==> job 5352: inputs <==
==> flow/design.v (excerpt) <==
module TL_UART #(
    parameter [15:0] C_DEFAULT_BAUD_RATE = 16'd868,
    parameter C_DEFAULT_TX_ON = 1,
    parameter C_DEFAULT_RX_ON = 1,
    parameter C_TILELINK_ID_WIDTH = 1
) (
    input  wire                           uart_clock_i,
    input  wire                           uart_reset_i,
    input  wire [                    2:0] uart_a_opcode,
    input  wire [                    2:0] uart_a_param,
    input  wire [                    2:0] uart_a_size,
    input  wire [C_TILELINK_ID_WIDTH-1:0] uart_a_source,
    input  wire [                   11:0] uart_a_address,
    input  wire [                    3:0] uart_a_mask,
    input  wire [                   31:0] uart_a_data,
    input  wire                           uart_a_corrupt,
    input  wire                           uart_a_valid,
    output wire                           uart_a_ready,
    output wire [                    2:0] uart_d_opcode,
    output wire [                    1:0] uart_d_param,
    output wire [                    2:0] uart_d_size,
    output wire [C_TILELINK_ID_WIDTH-1:0] uart_d_source,
    output wire                           uart_d_denied,
    output wire [                   31:0] uart_d_data,
    output wire                           uart_d_corrupt,
    output wire                           uart_d_valid,
    input  wire                           uart_d_ready,
    input  wire                           UART_RX,
    output wire                           UART_TX,
    output wire                           UART_RX_IRQ,
    output wire                           UART_TX_IRQ
);
  localparam AW = 12;
  localparam IW = C_TILELINK_ID_WIDTH;
  wire          a_ready;
  wire          a_valid;
  wire [   2:0] a_opcode;
  /*verilator lint_off UNUSED*/
  wire [   2:0] a_param;
  /*verilator lint_on UNUSED*/
  wire [   2:0] a_size;
  wire [IW-1:0] a_source;
  wire [  11:0] a_address;
  wire [   3:0] a_mask;
  ...
clock: 2.74 ns
lec_check: 0
cap_margin: 20
core_margin: 2
core_utilization: 72
place_density_lb_addon: 0.01
setup_slack_margin: 0.61
slew_margin: 20
run.sh (not shown) runs the stock make flow with config.mk's settings and CLKGATE_MAP_FILE=.
==> job 5367 (differences from job 5352) <==
--- a/flow/config.mk
+++ b/flow/config.mk
@@ -6,8 +6,12 @@
 export NUM_CORES = 4
 export LEC_CHECK = 0
+export ABC_AREA = 1
 export CAP_MARGIN = 20
+export CORE_ASPECT_RATIO = 0.69
 export CORE_MARGIN = 2
 export CORE_UTILIZATION = 72
-export PLACE_DENSITY_LB_ADDON = 0.01
-export SETUP_SLACK_MARGIN = 0.61
+export CTS_CLUSTER_DIAMETER = 394
+export CTS_CLUSTER_SIZE = 10
+export PLACE_DENSITY = 0.6
+export SETUP_SLACK_MARGIN = 0.74
 export SLEW_MARGIN = 20
==> flow/constraint.sdc (replaced) <==
create_clock -name core_clock -period 2.63 [get_ports {uart_clock_i}]
set_input_delay 0.5260 -clock core_clock [delete_from_list [all_inputs] [get_ports {uart_clock_i}]]
set_output_delay 0.5260 -clock core_clock [all_outputs]
set_load 0.01 [all_outputs]
==> job 1825 (differences from job 5352) <==
--- a/flow/config.mk
+++ b/flow/config.mk
@@ -8,6 +8,5 @@
 export CAP_MARGIN = 20
 export CORE_MARGIN = 2
-export CORE_UTILIZATION = 72
-export PLACE_DENSITY_LB_ADDON = 0.01
-export SETUP_SLACK_MARGIN = 0.61
+export CORE_UTILIZATION = 68
+export SETUP_SLACK_MARGIN = 1.43
 export SLEW_MARGIN = 20
==> flow/constraint.sdc (replaced) <==
create_clock -name core_clock -period 5.57 [get_ports {uart_clock_i}]
set_input_delay 1.1140 -clock core_clock [delete_from_list [all_inputs] [get_ports {uart_clock_i}]]
set_output_delay 1.1140 -clock core_clock [all_outputs]
set_load 0.01 [all_outputs]
==> deck_impl_summary.md <==
Synthesis and Place & Route Summary

Synth
  – Mux area share: 0.000662
  – Xor/xnor share: 0.0154
  – Aoi share: 0.0933
  – Post-synth top cells: edfxtp_1, nand2_1, nor2_1, o21ai_0, nand3_1
  – Adder-cell area share of the yosys netlist: 0.0154
  – Synth Area in Simple Gates: 0.168

Placed design
  – Detailed-placement wirelength estimate: 51800 um
  – Post-DP Area: 32300 um2

Global route
  – Total track usage: 0.414
  – Met1 usage: 0.588
  – M2 GR Usage: 0.602

Outcome
  – Outcome: timing/DRC/antenna clean

Clocking
  – PostCTS Resize Cnt: 370
[end of results for job 5367]
==> deck_impl_summary.md <==
Key Metrics from the Run

Outcome
  – Error msg: [ERROR GRT-0232] Routing congestion too high. Check the congestion heatmap in the GUI.
  – Fail Step: 5_1_grt
  – Outcome: did not finish

Synth
  – Mux area share: 0.145
  – Xor/xnor share: 0.0223
  – Synth Area in Simple Gates: 0.0752

Placed design
  – Detailed-placement wirelength estimate: 44500 um

Global route
  – Total track usage: 0.700
  – M2 GR Usage: 0.902

Clocking
  – PostCTS Resize Cnt: 258
[end of results for job 5352]
==> deck_impl_summary.md <==
Synthesis and Place & Route Summary

Placed design
  – Post-DP Area: 30100 um2

Synth
  – Xor/xnor share: 0.0223
  – Aoi share: 0.0399
  – Mux area share: 0.145
  – Ys cells: 1828
  – Adder-cell area share of the yosys netlist: 0.0160
  – Synth Area in Simple Gates: 0.0752

Global route
  – M2 GR Usage: 0.475
  – Total track usage: 0.287

Power
  – Leakage: 0.0105 uW

Die
  – FP Util: 0.692

Clocking
  – PostCTS Resize Cnt: 0

Outcome
  – Outcome: timing/DRC/antenna clean
[end of results for job 1825]

---

==> 12-08 <==
Starting RTL as in the previous note.
==> flow/config.mk <==
export PLATFORM = sky130hd
export DESIGN_NAME = TL_UART
export DESIGN_NICKNAME = TL_UART
export VERILOG_FILES = /design/flow/design.v
export SDC_FILE = /design/flow/constraint.sdc
export NUM_CORES = 4
export LEC_CHECK = 0
export CAP_MARGIN = 15
export CORE_ASPECT_RATIO = 0.97
export CORE_MARGIN = 2
export CORE_UTILIZATION = 72
export CTS_CLUSTER_SIZE = 39
export HOLD_SLACK_MARGIN = -0.1
export MAX_ROUTING_LAYER = met4
export PLACE_DENSITY = 0.65
export SETUP_SLACK_MARGIN = -0.26
export SLEW_MARGIN = 20
==> flow/constraint.sdc <==
create_clock -name core_clock -period 2.63 [get_ports {uart_clock_i}]
set_input_delay 0.5260 -clock core_clock [delete_from_list [all_inputs] [get_ports {uart_clock_i}]]
set_output_delay 0.5260 -clock core_clock [all_outputs]
set_load 0.01 [all_outputs]
==> 03-05: changes against 12-08 <==
Settings changed: CAP_MARGIN 15 to 25, HOLD_SLACK_MARGIN -0.1 to default, PLACE_DENSITY 0.65 to default, PLACE_DENSITY_LB_ADDON from default to 0.01, SETUP_SLACK_MARGIN -0.26 to 0.76.
==> qor summary <==
| quantity | 12-08 | 03-05 |
|---|---|---|
| Area of placed instances | 0.0317 sq mm | 0.0317 sq mm |
| Die y size | 202 microns | 202 microns |
| Placement-stage worst setup slack | -0.438 ns | -0.505 ns |
| Share of flip-flops with an asynchronous set or reset after synthesis | 0% | 0% |
| Number of placement rows | 72 | 72 |
| Gate count of the mapped netlist | 1,828 | 1,828 |
| Cell area after technology mapping | 0.0291 sq mm | 0.0291 sq mm |
| Result of the run | finished with violations | aborted with a tool error |
| Last stage reached | - | clock tree synthesis (4_1_cts) |
| Layout check failures | setup timing | - |
| Number of placed I/O pins | 112 | 112 |
| Die X-Extent | 208 microns | 208 microns |
| Simple-gate portion of the synthesized area | 7.52% | 7.52% |
| Top-area cell share | 58.3% | 58.3% |
| Number of placed instances, taps included | 2,531 | 2,480 |
| Average cell area after synthesis | 15.9 sq um | 15.9 sq um |
| Area of the die | 0.0420 sq mm | 0.0420 sq mm |
| Post-synthesis cell type count | 69 | 69 |
| Most used flip-flop cell after synthesis | sky130_fd_sc_hd__edfxtp_1 | sky130_fd_sc_hd__edfxtp_1 |
| Mux area share | 14.5% | 14.5% |
| Post-DP HPWL | 44,800 microns | 44,000 microns |
| Adder-cell area share of the yosys netlist | 1.60% | 1.60% |
| Chip area line of the yosys report | 0.0291 sq mm | 0.0291 sq mm |
| Final GP Congestion | 0.894 | 0.905 |

---

==> run D <==
TL_UART again, from the RTL that the note above started with.
==> flow/config.mk <==
export PLATFORM = sky130hd
export DESIGN_NAME = TL_UART
export DESIGN_NICKNAME = TL_UART
export VERILOG_FILES = /design/flow/design.v
export SDC_FILE = /design/flow/constraint.sdc
export NUM_CORES = 4
export LEC_CHECK = 0
export CAP_MARGIN = 20
export CORE_MARGIN = 2
export CORE_UTILIZATION = 70
export PLACE_DENSITY_LB_ADDON = 0.25
export SLEW_MARGIN = 20
export TNS_END_PERCENT = 5
==> flow/constraint.sdc <==
create_clock -name core_clock -period 7.51 [get_ports {uart_clock_i}]
set_input_delay 1.5020 -clock core_clock [delete_from_list [all_inputs] [get_ports {uart_clock_i}]]
set_output_delay 1.5020 -clock core_clock [all_outputs]
set_load 0.01 [all_outputs]
==> run B: changes against run D <==
- ABC_AREA: not set -> 1
- CORE_ASPECT_RATIO: not set -> 0.69
- CORE_UTILIZATION: 70 -> 72
- CTS_CLUSTER_DIAMETER: not set -> 394
- PLACE_DENSITY: not set -> 0.6
- PLACE_DENSITY_LB_ADDON: 0.25 -> not set
- SETUP_SLACK_MARGIN: not set -> 0.22
- TNS_END_PERCENT: 5 -> not set
==> flow/constraint.sdc (replaced) <==
create_clock -name core_clock -period 2.63 [get_ports {uart_clock_i}]
set_input_delay 0.5260 -clock core_clock [delete_from_list [all_inputs] [get_ports {uart_clock_i}]]
set_output_delay 0.5260 -clock core_clock [all_outputs]
set_load 0.01 [all_outputs]
==> run Z: changes against run D <==
- CORE_UTILIZATION: 70 -> 71
- CTS_CLUSTER_DIAMETER: not set -> 240
- PLACE_DENSITY_LB_ADDON: 0.25 -> 0.02
==> flow/constraint.sdc (replaced) <==
create_clock -name core_clock -period 7.54 [get_ports {uart_clock_i}]
set_input_delay 1.5080 -clock core_clock [delete_from_list [all_inputs] [get_ports {uart_clock_i}]]
set_output_delay 1.5080 -clock core_clock [all_outputs]
set_load 0.01 [all_outputs]
==> flow_metrics.py <==
# Metrics from the implementation run
metrics = {
    "power_and_ir_drop": {
        "p_comb_w": 0.000335,
    },
    "detailed_routing": {
        "drt-initial-drc-count": 2044,
    },
    "layout": {
        "clockNetworkAreaShare_pct": 6.806,
    },
    "global_routing": {
        "gr-usage-met2_pct": 49.39,
    },
    "critical_path": {
        "critPathTopFamily": "simple AND/OR/NAND/NOR gates",
    },
    "status": {
        "status": "timing/DRC/antenna clean",
    },
}
the above is filed under run D

==> flow_metrics.py <==
# Metrics from the implementation run
metrics = {
    "synth": {
        "syn-mean-instance-area_um2": 15.91,
    },
    "global_routing": {
        "gr-usage-met2_pct": 51.52,
    },
    "detailed_routing": {
        "drt-initial-drc-count": 1556,
        "top_layer": "met4",
    },
    "layout": {
        "clockNetworkAreaShare_pct": 6.980,
    },
    "status": {
        "status": "timing/DRC/antenna clean",
    },
    "power_and_ir_drop": {
        "p_comb_w": 0.000331,
    },
}
the above is filed under run Z

==> flow_metrics.py <==
# Metrics from the implementation run
metrics = {
    "status": {
        "status": "timing/DRC/antenna clean",
    },
    "detailed_routing": {
        "drt-initial-drc-count": 3402,
    },
    "power_and_ir_drop": {
        "p_comb_w": 0.00142,
        "p_comb_share_pct": 6.1,
    },
    "synth": {
        "ys_ff": 702,
    },
    "placed_design": {
        "placed_cells": 3530,
    },
}
the above is filed under run B

Power figures rest on the tool's default switching activity, not on a simulated workload.
